==> inputs of trial 25 <==
Design MatrixMultUnit, start of the top module:
module MatrixMultUnit(
  input wire reset_n                      ,  
  input wire clk                          ,
  input wire dut_valid                    , 
  output wire dut_ready                   ,
  output wire                           dut__tb__sram_input_write_enable  ,
  output wire [16-1 : 0     ]   dut__tb__sram_input_write_address ,
  output wire [32-1 : 0     ]   dut__tb__sram_input_write_data    ,
  output reg  [16-1 : 0     ]   dut__tb__sram_input_read_address  , 
  input  wire [32-1 : 0     ]   tb__dut__sram_input_read_data     ,     
  output wire                           dut__tb__sram_weight_write_enable  ,
  output wire [16-1 : 0     ]   dut__tb__sram_weight_write_address ,
  output wire [32-1 : 0     ]   dut__tb__sram_weight_write_data    ,
  output reg  [16-1 : 0     ]   dut__tb__sram_weight_read_address  , 
  input  wire [32-1 : 0     ]   tb__dut__sram_weight_read_data     ,     
  output wire                           dut__tb__sram_result_write_enable  ,
  output reg  [16-1 : 0     ]   dut__tb__sram_result_write_address ,
  output wire [32-1 : 0     ]   dut__tb__sram_result_write_data    ,
  output reg  [16-1 : 0     ]   dut__tb__sram_result_read_address  , 
  input  wire [32-1 : 0     ]   tb__dut__sram_result_read_data     ,    
  output wire                           dut__tb__sram_scratchpad_write_enable  ,
  output reg  [16-1 : 0     ]   dut__tb__sram_scratchpad_write_address ,
  output wire [32-1 : 0     ]   dut__tb__sram_scratchpad_write_data    ,
  output reg  [16-1 : 0     ]   dut__tb__sram_scratchpad_read_address  , 
  input  wire [32-1 : 0     ]   tb__dut__sram_scratchpad_read_data  
);
make LEC_CHECK=0 CAP_MARGIN=15 CORE_MARGIN=2 CORE_UTILIZATION=71 CTS_CLUSTER_SIZE=41 SETUP_SLACK_MARGIN=0.81 SLEW_MARGIN=20 finish   # period 6.59 ns
run.sh (not shown) runs the stock make flow with config.mk's settings and CLKGATE_MAP_FILE=.
==> build 45 (differences from trial 25) <==
Settings changed: SETUP_SLACK_MARGIN 0.81 to 1.96.
==> notes <==
Build 45 finished but failed the layout checks on negative setup slack. Trial 25 stopped in 5_1_grt. In area after synthesis, trial 25 and build 45 do not differ. In synthesized cell count, trial 25 and build 45 do not differ. In die area, build 45 and trial 25 do not differ.
==> figures <==
| item | trial 25 | build 45 |
|---|---|---|
| Sequential element share of the synthesized area | 18.7% | 18.7% |
| Dominant Register Cell | dfrtp_1 | dfrtp_1 |
| Area enclosed by the die boundary | 80400 um^2 | 80400 um^2 |
| Die width | 284 um | 284 um |
| Number of placed instances with taps included | 8049 | 8014 |
| Post-synthesis cell type with the largest instance count | nand2_1 | nand2_1 |
| Quantity of I/O buffers inserted on ports | 293 | 293 |
| Sum of net half-perimeters after detailed placement | 147000 um | 142000 um |
| Die extent in y | 284 um | 284 um |
| Yosys warning count | 1 | 1 |
| Mean Syn Cell Area | 8.32 um^2 | 8.32 um^2 |
| Number of post-CTS setup repair buffers | 115 | 95 |
| Top cell type's share of synthesized area | 20.0% | 20.0% |
| Number of buffers inserted for hold repair after clock tree synthesis | 0 | 0 |
| Chip Area, Yosys | 55500 um^2 | 55500 um^2 |
| RePlAce Congestion | 1.01 | 1.04 |
| Cts repair resizes | 433 | 396 |
| Cell area after technology mapping | 55500 um^2 | 55500 um^2 |
| Post-DP Area | 62300 um^2 | 62100 um^2 |
| Status | did not finish | complete, but fails checks |
| Failing step | 5_1_grt | - |
| Reasons for failing layout checks | - | negative setup slack |
| Worst slack at placement | -546 ps | -383 ps |

---

==> inputs of quartz <==
MatrixMultUnit again, from the RTL that the note above started with.
Settings: LEC_CHECK=0, ABC_AREA=1, CAP_MARGIN=20, CORE_MARGIN=2, CORE_UTILIZATION=71, CTS_CLUSTER_DIAMETER=61, CTS_CLUSTER_SIZE=39, GPL_ROUTABILITY_DRIVEN=1, MAX_ROUTING_LAYER=met4, PLACE_DENSITY=0.62, SETUP_SLACK_MARGIN=-0.33, SLEW_MARGIN=20, TNS_END_PERCENT=100; clock period 5.97 ns.
==> lagoon: changes against quartz <==
==> flow/config.mk (replaced) <==
export PLATFORM = sky130hd
export DESIGN_NAME = MatrixMultUnit
export DESIGN_NICKNAME = MatrixMultUnit
export VERILOG_FILES = /design/flow/design.v
export SDC_FILE = /design/flow/constraint.sdc
export NUM_CORES = 4
export LEC_CHECK = 0
export CAP_MARGIN = 20
export CORE_MARGIN = 2
export CORE_UTILIZATION = 68
export SLEW_MARGIN = 20
==> flow/constraint.sdc (replaced) <==
create_clock -name core_clock -period 8.17 [get_ports {clk}]
set_input_delay 1.6340 -clock core_clock [delete_from_list [all_inputs] [get_ports {clk}]]
set_output_delay 1.6340 -clock core_clock [all_outputs]
set_load 0.01 [all_outputs]
==> comparison <==
- quartz did not get past global routing on GRT-0116. lagoon produced a clean layout.
- In lagoon the synthesized cell count is lower than in quartz, by 18%.
- Synthesized area: lagoon is smaller than quartz (4.2%).
- In die area, quartz and lagoon hardly differ.
